## v13
==> flow/design.v (excerpt) <==
module top#(parameter m = 7)(
    input clk,
    input signed [m-1:0]noise_in,
    output reg signed [2*m-1:0]filter_out
);
    localparam signed [m-1:0] tap0 = 5;
    localparam signed [m-1:0] tap1 = 8;
    localparam signed [m-1:0] tap2 = 11;
    localparam signed [m-1:0] tap3 = 15;
    localparam signed [m-1:0] tap4 = 17;
    localparam signed [m-1:0] tap5 = 18;
    localparam signed [m-1:0] tap6 = 17;
    localparam signed [m-1:0] tap7 = 15;
    localparam signed [m-1:0] tap8 = 11;
    localparam signed [m-1:0] tap9 = 8;
    localparam signed [m-1:0] tap10 = 5;
    reg signed [m-1:0] register_0;
    reg signed [m-1:0] register_1;
    reg signed [m-1:0] register_2;
    reg signed [m-1:0] register_3;
    reg signed [m-1:0] register_4;
    reg signed [m-1:0] register_5;
    reg signed [m-1:0] register_6;
    reg signed [m-1:0] register_7;
    reg signed [m-1:0] register_8;
    reg signed [m-1:0] register_9;
    always@(posedge clk) begin
        register_0 <= noise_in;
        register_1 <= register_0;
        register_2 <= register_1;
        register_3 <= register_2;
        register_4 <= register_3;
        register_5 <= register_4;
        register_6 <= register_5;
        register_7 <= register_6;
        register_8 <= register_7;
        register_9 <= register_8;  
        filter_out <=  noise_in * tap0 +
                            register_0 * tap1 +
                            register_1 * tap2 +
                            register_2 * tap3 +
  ...
Size: roughly 840 cells after synthesis, roughly 84 flip-flops, roughly 22 I/O pins, roughly 9300 µm² of cells after synthesis.
==> flow/config.mk <==
export PLATFORM = sky130hd
export DESIGN_NAME = top
export DESIGN_NICKNAME = top
export VERILOG_FILES = /design/flow/design.v
export SDC_FILE = /design/flow/constraint.sdc
export NUM_CORES = 4
export LEC_CHECK = 0
export CAP_MARGIN = 20
export CORE_MARGIN = 2
export CORE_UTILIZATION = 26
export CTS_CLUSTER_DIAMETER = 318
export CTS_CLUSTER_SIZE = 93
export PLACE_DENSITY = 0.66
export SLEW_MARGIN = 35
export TNS_END_PERCENT = 20
==> flow/constraint.sdc <==
create_clock -name core_clock -period 10.0 [get_ports {clk}]
set_input_delay 2.0000 -clock core_clock [delete_from_list [all_inputs] [get_ports {clk}]]
set_output_delay 2.0000 -clock core_clock [all_outputs]
set_load 0.01 [all_outputs]
run.sh (not shown) runs the stock make flow with config.mk's settings and CLKGATE_MAP_FILE=.
Relative to v13, the following input files were edited for v21:
- changing CTS_CLUSTER_DIAMETER from 318 to 98
- removing TNS_END_PERCENT (formerly 20)
- removing PLACE_DENSITY (formerly 0.66)
- changing CORE_UTILIZATION from 26 to 72
- removing CTS_CLUSTER_SIZE (formerly 93)
- changing SLEW_MARGIN from 35 to 20
- changing the clock period (ns, I/O delays scaled along) from 10.0 to 5.93
--- outcome ---
- Ran to the end and failed final checks on setup timing: v21.
- Comparing v21 against v13, there is no change at all in number of standard cells after synthesis.
- Delta (v21 minus v13): worst-case setup slack after placement fell by 2.77 ns, sum of buffers and inverters on the critical path went up.
Edits applied to the flow inputs when going from v21 to v38:
- CTS_CLUSTER_DIAMETER removed (was 98)
- CORE_UTILIZATION changed from 72 to 40
- SETUP_SLACK_MARGIN newly set to 0.08
- HOLD_SLACK_MARGIN newly set to -0.06
- the clock period (ns, I/O delays scaled along) changed from 5.93 to 10.0
### Flow results
Looking at the reports, v38 completed the entire flow and the layout it produced met the timing, design-rule and antenna checks. Comparing v38 and v21, the higher violation count after the first detailed-route iteration was measured on v21. For the layout overhead on the synthesized area, v38 came in 8.7 points lower than v21 did. Re length of routed wiring on met1: v38 and v21 aren't equal, and the lower value belongs to v38. Compared with v21, met3 wire length in v38 decreased by more than half. In v38 the post-route core utilization turned out 42 points lower than in v21. Compared with v21, in v38 worst hold slack essentially unchanged; initial core utilization went down 33 points; flip-flop count flat; number of vias after detailed routing went down about 12%. Number of distinct library cell variants in the gate-level netlist after synthesis came out exactly the same in v38 and v21.
### v38 -> v47
- setting PLACE_DENSITY to 0.66 for the first time
- changing CORE_UTILIZATION from 40 to 72
- setting CORE_ASPECT_RATIO to 0.5 for the first time
- setting CTS_CLUSTER_SIZE to 20 for the first time
- removing HOLD_SLACK_MARGIN (formerly -0.06)
- removing SETUP_SLACK_MARGIN (formerly 0.08)
- setting TNS_END_PERCENT to 15 for the first time
- changing SLEW_MARGIN from 20 to 35
- setting CTS_CLUSTER_DIAMETER to 54 for the first time
Notes after the runs:
- [compare] base=v38 new=v47: met1 track demand over resource in global routing has increased.
- Worst-case setup margin in the final layout, v47 and v38: higher on v38
- As far as reg-to-reg setup timing slack is concerned, v38 and v47 perform about the same.
- Wire length after detailed routing in v47 is 4.5% higher than in v38
- Part of the cycle the worst path needs in v47 vs v38: up 1.5 points
- Comparing v47 and v38, die area is higher on v38.


The RTL this note starts from:
==> flow/design.v <==
module top#(parameter m = 7)(
    input clk,
    input signed [m-1:0]noise_in,
    output reg signed [2*m-1:0]filter_out
);
    localparam signed [m-1:0] tap0 = 5;
    localparam signed [m-1:0] tap1 = 8;
    localparam signed [m-1:0] tap2 = 11;
    localparam signed [m-1:0] tap3 = 15;
    localparam signed [m-1:0] tap4 = 17;
    localparam signed [m-1:0] tap5 = 18;
    localparam signed [m-1:0] tap6 = 17;
    localparam signed [m-1:0] tap7 = 15;
    localparam signed [m-1:0] tap8 = 11;
    localparam signed [m-1:0] tap9 = 8;
    localparam signed [m-1:0] tap10 = 5;
    reg signed [m-1:0] register_0;
    reg signed [m-1:0] register_1;
    reg signed [m-1:0] register_2;
    reg signed [m-1:0] register_3;
    reg signed [m-1:0] register_4;
    reg signed [m-1:0] register_5;
    reg signed [m-1:0] register_6;
    reg signed [m-1:0] register_7;
    reg signed [m-1:0] register_8;
    reg signed [m-1:0] register_9;
    always@(posedge clk) begin
        register_0 <= noise_in;
        register_1 <= register_0;
        register_2 <= register_1;
        register_3 <= register_2;
        register_4 <= register_3;
        register_5 <= register_4;
        register_6 <= register_5;
        register_7 <= register_6;
        register_8 <= register_7;
        register_9 <= register_8;  
        filter_out <=  noise_in * tap0 +
                            register_0 * tap1 +
                            register_1 * tap2 +
                            register_2 * tap3 +
                            register_3 * tap4 +
                            register_4 * tap5 +
                            register_5 * tap6 +
                            register_6 * tap7 +
                            register_7 * tap8 +
                            register_8 * tap9 +
                            register_9 * tap10;
    end
endmodule
==> flow/config.mk <==
export PLATFORM = sky130hd
export DESIGN_NAME = top
export DESIGN_NICKNAME = top
export VERILOG_FILES = /design/flow/design.v
export SDC_FILE = /design/flow/constraint.sdc
export NUM_CORES = 4
export LEC_CHECK = 0
export ABC_AREA = 1
export CAP_MARGIN = 20
export CELL_PAD_IN_SITES_DETAIL_PLACEMENT = 1
export CELL_PAD_IN_SITES_GLOBAL_PLACEMENT = 3
export CORE_ASPECT_RATIO = 1.86
export CORE_MARGIN = 2
export CORE_UTILIZATION = 44
export CTS_CLUSTER_DIAMETER = 94
export CTS_CLUSTER_SIZE = 43
export GPL_ROUTABILITY_DRIVEN = 1
export MAX_ROUTING_LAYER = met4
export MIN_ROUTING_LAYER = met2
export SLEW_MARGIN = 0
==> flow/constraint.sdc <==
create_clock -name core_clock -period 12.5 [get_ports {clk}]
set_input_delay 2.5000 -clock core_clock [delete_from_list [all_inputs] [get_ports {clk}]]
set_output_delay 2.5000 -clock core_clock [all_outputs]
set_load 0.01 [all_outputs]
Change:
Settings changed: ABC_AREA 1 to not set, CELL_PAD_IN_SITES_DETAIL_PLACEMENT 1 to not set, CELL_PAD_IN_SITES_GLOBAL_PLACEMENT 3 to not set, CORE_ASPECT_RATIO 1.86 to not set, CORE_UTILIZATION 44 to 72, CTS_CLUSTER_DIAMETER 94 to not set, CTS_CLUSTER_SIZE 43 to 19, GPL_ROUTABILITY_DRIVEN 1 to not set, MAX_ROUTING_LAYER met4 to not set, MIN_ROUTING_LAYER met2 to not set, SLEW_MARGIN 0 to 20.
Clock period 12.5 ns to 5.9 ns, I/O delays scaled along.
With this change the flow ran to the end with violations: negative setup slack.
Setup slack is worse by 4.3 ns.
Area after synthesis came out lower by 1.9%.
Clock skew is about the same.
Change:
Settings changed: CAP_MARGIN 20 to 5, SETUP_SLACK_MARGIN set to 0.5.
Clock period 5.9 ns to 5.75 ns, I/O delays scaled along.
Outcome:
- The new run completed, yet does not pass: negative setup slack
- routed wire length went down by 4.1%
- core utilization came out higher by 0.58 points
- non-clock buffer count came out higher by 6
Change:
Settings changed: CAP_MARGIN 5 to 20, CORE_UTILIZATION 72 to 40, CTS_CLUSTER_SIZE 19 to not set, SETUP_SLACK_MARGIN 0.5 to 0.16.
Clock period 5.75 ns to 8.6 ns, I/O delays scaled along.
After rerunning: The changed run went through all stages and came out clean. Setup slack is better by 1.5 ns. Synthesized area does not change. First-iteration DRC count shrinks by about 33%.
Change:
Settings changed: ABC_AREA set to 1, CORE_UTILIZATION 40 to 72, CTS_CLUSTER_SIZE set to 88, HOLD_SLACK_MARGIN set to 0.3, PLACE_DENSITY set to 0.78, SETUP_SLACK_MARGIN 0.16 to 0.04.
Clock period 8.6 ns to 3.35 ns, I/O delays scaled along.
This time the run finished but fails on negative setup slack.
Global-route usage increases by 19 points.
Count of clock-buffer cells in the layout went up by 1.
Routed wire length climbs by about 40%.
Via count rises by 26%.
Cell area increases by about 12%.
Critical path depth rises by 2.
Utilization went up by 44 points.
Clock skew drops by 0.0032 ns.
Die area went down by about 40%.


indigo:
Starts from the design.v that is shown in full above.
Settings: LEC_CHECK=0, ABC_AREA=1, CAP_MARGIN=5, CORE_MARGIN=2, CORE_UTILIZATION=72, CTS_CLUSTER_DIAMETER=280, CTS_CLUSTER_SIZE=22, SETUP_SLACK_MARGIN=-0.3, SLEW_MARGIN=20; clock period 4.87 ns.
indigo ran in full, but the layout does not pass; the checks complain about setup timing.
Here is what was changed in the inputs of lagoon compared with indigo.
# indigo
export LEC_CHECK = 0
export ABC_AREA = 1
export CAP_MARGIN = 5
export CORE_MARGIN = 2
export CORE_UTILIZATION = 72
export CTS_CLUSTER_DIAMETER = 280
export CTS_CLUSTER_SIZE = 22
export SETUP_SLACK_MARGIN = -0.3
export SLEW_MARGIN = 20
create_clock -name core_clock -period 4.87 [get_ports {clk}]
# lagoon
export LEC_CHECK = 0
export ABC_AREA = 1
export CAP_MARGIN = 5
export CORE_MARGIN = 2
export CORE_UTILIZATION = 72
export CTS_CLUSTER_DIAMETER = 223
export CTS_CLUSTER_SIZE = 100
export SETUP_SLACK_MARGIN = 0.67
export SLEW_MARGIN = 20
create_clock -name core_clock -period 5.94 [get_ports {clk}]
Findings:
- In lagoon the implementation completed, yet the final layout does not meet the checks, the culprit being setup timing.
- [lagoon vs indigo] wire length on met2: lower in lagoon
- Compared with indigo, lagoon shows worst-case setup margin in the final layout higher by 960 ps.
- Compared with indigo, lagoon shows count of clock-buffer cells in the layout lower by 2.
- Between lagoon and indigo, the cell resize tally after clock tree synthesis is higher for lagoon.
- On lagoon: area of all placed cells without fillers is 290 sq um lower than what indigo gave.
- The via count number comes out higher for indigo vs lagoon.
[inputs] maple vs lagoon
# lagoon
export LEC_CHECK = 0
export ABC_AREA = 1
export CAP_MARGIN = 5
export CORE_MARGIN = 2
export CORE_UTILIZATION = 72
export CTS_CLUSTER_DIAMETER = 223
export CTS_CLUSTER_SIZE = 100
export SETUP_SLACK_MARGIN = 0.67
export SLEW_MARGIN = 20
create_clock -name core_clock -period 5.94 [get_ports {clk}]
# maple
export LEC_CHECK = 0
export CAP_MARGIN = 20
export CORE_MARGIN = 2
export CORE_UTILIZATION = 69
export SLEW_MARGIN = 20
create_clock -name core_clock -period 8.6 [get_ports {clk}]
==> comparison <==
Summary of lagoon and maple: one run falls short of a clean finish, namely lagoon.
From the logs: lagoon reached the end of the flow and failed the layout checks with setup timing.
The xor and xnor fraction of the mapped netlist area reported for maple is greater than that of lagoon by 1.5 points.
From lagoon to maple the numbers moved as follows: non-clock buffer count shrank by 76%; number of global-route vias before repair -802.


== run A ==
// top: RTL as listed in full above, without the edits since
make LEC_CHECK=0 CAP_MARGIN=5 CORE_MARGIN=2 CORE_UTILIZATION=72 SLEW_MARGIN=20 finish   # period 6.35 ns
Every stage of run A finished as expected; the final checks, on the other hand, flagged setup timing, which means the layout fails.
Input-level comparison between run B and run A:
Settings: CTS_CLUSTER_DIAMETER now 98, previously not set; PLACE_DENSITY now 0.79, previously not set; CAP_MARGIN now 20, was 5; ABC_AREA now 1, previously not set; the clock period (ns, I/O delays scaled along) now 5.51, was 6.35.
Results
- In the tables for run B and run A, overall fraction of global-route tracks in use reads lower with run A.
- From the logs: run B reached the end of the flow and failed the layout checks with setup timing.
- Run B: global-route track usage on met1 is 1.7 points higher than what run A reported.
The inputs of run C differ from those of run B as listed below.
Settings: setting HOLD_SLACK_MARGIN to 0.3 for the first time; changing PLACE_DENSITY from 0.79 to 0.78; setting SETUP_SLACK_MARGIN to 0.04 for the first time; changing CTS_CLUSTER_DIAMETER from 98 to 352; setting CTS_CLUSTER_SIZE to 16 for the first time; changing the clock period (ns, I/O delays scaled along) from 5.51 to 3.29.
==> comparison <==
- In run C the implementation ran to completion but is not tape-out ready, as the final checks report setup timing.
- Run B ended up with noise_in[6] as its first element of the critical path; run C ended up with register_2[4]$_DFF_P_.
- | global router's overall resource usage | lower: run C |
- Met2 wire length, run C vs run B: down by a few percent
#### Input delta (run D over run C)
Settings: clearing SETUP_SLACK_MARGIN, which used to be 0.04; clearing ABC_AREA, which used to be 1; swapping 72 for 40 in CORE_UTILIZATION; clearing HOLD_SLACK_MARGIN, which used to be 0.3; clearing CTS_CLUSTER_DIAMETER, which used to be 352; clearing PLACE_DENSITY, which used to be 0.78; clearing CTS_CLUSTER_SIZE, which used to be 16; swapping 3.29 for 8.6 in the clock period (ns, I/O delays scaled along).
==> results <==
- Run D completed every stage of the flow, and the final layout passed the timing, design-rule and antenna checks.
- Taking run C as 1.0, run D lands at 0.78 on wire length of the first global-routing pass.
- As far as critical path depth goes, run C and run D are indistinguishable; the numbers are identical.
- Against run C, the final cell area of run D is lower.
- Worst setup slack, run C and run D, higher one = run D.
- Compared to run C, the router laid down less metal wire for run D.
- Changes observed in run D relative to run C: tap cell instance count now larger; instance count of the mapped netlist now smaller.
- The run showing the smaller number of cells in Yosys stat is run D.
- Going from run C to run D, global routing met3 resource utilization shrinks by 3.1 points.


Starts from the design.v that is shown in full above.
clock: 4.78 ns
lec_check: 0
abc_area: 1
cap_margin: 0
core_margin: 2
core_utilization: 72
cts_cluster_diameter: 359
cts_cluster_size: 23
hold_slack_margin: 0.29
setup_slack_margin: -0.24
slew_margin: 20
The baseline finished but failed the layout checks on setup timing.
Rerun with:
Settings changed: CAP_MARGIN 0 to 20, CTS_CLUSTER_DIAMETER 359 to 98, HOLD_SLACK_MARGIN 0.29 to unset.
The new run ran to the end with violations: setup timing.
Final cell count is unchanged.
Final area stays the same.
Global-route usage does not change.
Clock-buffer cell count does not change.
Clock skew does not change.
Register-to-register slack barely changes.
Synthesized cell count stays the same.
Routed wire length does not change.
Setup slack does not change.
Critical path depth stays the same.
